// ex2_1
module ex2_1 (
	      input 		 clk, rst, validi,
	      input [31:0] 	 data_in,
	      output logic 	 valido, 
	      output logic [31:0] data_out
	      );
For scale: about 170 flip-flops, roughly 60000 um^2 of cells after synthesis.
==> flow/config.mk <==
export PLATFORM = sky130hd
export DESIGN_NAME = ex2_1
export DESIGN_NICKNAME = ex2_1
export VERILOG_FILES = /design/flow/design.v
export SDC_FILE = /design/flow/constraint.sdc
export NUM_CORES = 4
export LEC_CHECK = 0
export ABC_AREA = 1
export CAP_MARGIN = 20
export CELL_PAD_IN_SITES_GLOBAL_PLACEMENT = 0
export CORE_MARGIN = 2
export CORE_UTILIZATION = 17
export CTS_CLUSTER_DIAMETER = 237
export CTS_CLUSTER_SIZE = 100
export GPL_TIMING_DRIVEN = 0
export HOLD_SLACK_MARGIN = 0.3
export MIN_ROUTING_LAYER = met1
export PLACE_DENSITY_LB_ADDON = 0.3
export SLEW_MARGIN = 20
export TNS_END_PERCENT = 85
==> flow/constraint.sdc <==
create_clock -name core_clock -period 7.17 [get_ports {clk}]
set_input_delay 1.4340 -clock core_clock [delete_from_list [all_inputs] [get_ports {clk}]]
set_output_delay 1.4340 -clock core_clock [all_outputs]
set_load 0.01 [all_outputs]
run.sh (not shown) runs the stock make flow with config.mk's settings and CLKGATE_MAP_FILE=.
The baseline finished with negative setup slack left.
Next try:
==> flow/config.mk (replaced) <==
export PLATFORM = sky130hd
export DESIGN_NAME = ex2_1
export DESIGN_NICKNAME = ex2_1
export VERILOG_FILES = /design/flow/design.v
export SDC_FILE = /design/flow/constraint.sdc
export NUM_CORES = 4
export LEC_CHECK = 0
export CAP_MARGIN = 20
export CORE_MARGIN = 2
export CORE_UTILIZATION = 34
export SLEW_MARGIN = 20
==> flow/constraint.sdc (replaced) <==
create_clock -name core_clock -period 9.8 [get_ports {clk}]
set_input_delay 1.9600 -clock core_clock [delete_from_list [all_inputs] [get_ports {clk}]]
set_output_delay 1.9600 -clock core_clock [all_outputs]
set_load 0.01 [all_outputs]
Now the flow passed the timing, DRC and antenna checks.
Global-route usage goes up by 6.0 points.
Worst setup slack improves by 2.0 ns.
Via count goes down by 7.8%.

try-umber:
The RTL this note starts from:
==> flow/design.v <==
module ex2_1 (
	      input 		 clk, rst, validi,
	      input [31:0] 	 data_in,
	      output logic 	 valido, 
	      output logic [31:0] data_out
	      );
   enum 			 {S0, S1, S2} state, next;
   logic [31:0]  		 a1, a2, a3;
   logic [31:0]			 counter;
   always_ff @(posedge clk or posedge rst) begin
      if (rst) begin
	 data_out <= 32'b0;
	 valido <= 1'b0;
	 state = S0;
	 counter = 0;
	 a1 = 0;
	 a2 = 0;
	 a3 = 0;
      end
      else begin
	 case (state)
	   S0: begin
	      if (validi) 
		  	begin
		  		a1 = data_in;
		  		a2 += data_in;
		  		a3 *= data_in;
		  		data_out <= a2;
		 		if(counter > 2 && (counter % 3 == 0)) 
					begin
	 	 				valido <= 1'b1;
		 			end
		 		next = S1;
		 		counter += 1;
		  	end
		  else 
		  	begin
		 		next = S0;
		 		counter = 0;
				valido <= 1'b0;
	      	end
	   end
	   S1: begin
	      if (validi) 
		  	begin
		 		a1 *= data_in;
		 		a2 = data_in;
		 		a3 += data_in;
		 		data_out <= a3;
		 		if(counter > 2 && (counter % 3 == 1)) 
					begin
	 	 				valido <= 1'b1;
		 			end
		 		next = S2;
		 		counter += 1;
			end	      
		  else 
		  	begin
				next = S0;
				counter = 0;
				valido <= 1'b0;
		  	end
	   end
	   S2: begin
	      if (validi) 
		  	begin
		 		a1 += data_in;
		 		a2 *= data_in;
		 		a3 = data_in;
		 		data_out <= a1;
		 		if(counter % 3 == 2) 
					begin
		 				valido <= 1'b1;
		  			end
	      		next = S0;
		  		counter += 1;
			end
		  else 
		  	begin
				next = S0;
		 		counter = 0;
				valido <= 1'b0;
			end
	   end
	 endcase
	 state = next;
      end
   end
endmodule
clock: 7.64 ns
lec_check: 0
abc_area: 1
cap_margin: 15
cell_pad_in_sites_global_placement: 0
core_margin: 2
core_utilization: 71
cts_cluster_diameter: 223
hold_slack_margin: -0.1
min_routing_layer: met1
slew_margin: 20
tns_end_percent: 100
| try-umber | all stages done | FAIL | negative setup slack |
--- input diff try-umber..try-sierra ---
Settings: clearing HOLD_SLACK_MARGIN, which used to be -0.1; swapping 71 for 70 in CORE_UTILIZATION.
==> comparison <==
- try-sierra finished every stage; the final checks, however, were not passed, the failures being negative setup slack.
- [diff] final critical delay including setup and external delays, try-sierra relative to try-umber: improvement
- Relative to try-umber, maximum number of pins on one net before global-route repair has decreased by 4.5% in try-sierra.
- In try-sierra the number of buffers and inverters on the critical path turned out 3 lower than in try-umber.
- Clock-buffer cell count (lower): try-sierra
- Floorplan net count came out exactly the same in try-umber and try-sierra.
- Clock transition at the register clock pins on the worst setup and hold paths after CTS delta (try-umber -> try-sierra): insignificant
- Diff try-umber and try-sierra: standard-cell row count lower in try-umber
Relative to try-sierra, the following input files were edited for try-garnet:
Settings: removing TNS_END_PERCENT (formerly 100); removing ABC_AREA (formerly 1); removing CTS_CLUSTER_DIAMETER (formerly 223); removing MIN_ROUTING_LAYER (formerly met1); changing CORE_UTILIZATION from 70 to 40; removing CELL_PAD_IN_SITES_GLOBAL_PLACEMENT (formerly 0); changing CAP_MARGIN from 15 to 20; changing the clock period (ns, I/O delays scaled along) from 7.64 to 10.0.
--- outcome ---
- Compared with try-sierra, try-garnet shows a lower non-clock buffering overhead in the final layout.
- The critical path launch point comes out data_in[4] in one run and counter[30] in the other, namely in try-garnet and try-sierra respectively.
- try-garnet vs try-sierra: least setup slack across all paths after layout up in try-garnet
- try-garnet vs. try-sierra: area fraction of clock buffers and clock inverters level, die size grew by 75%, critical path depth went down.
- try-garnet: flow completed, timing, DRC and antenna clean
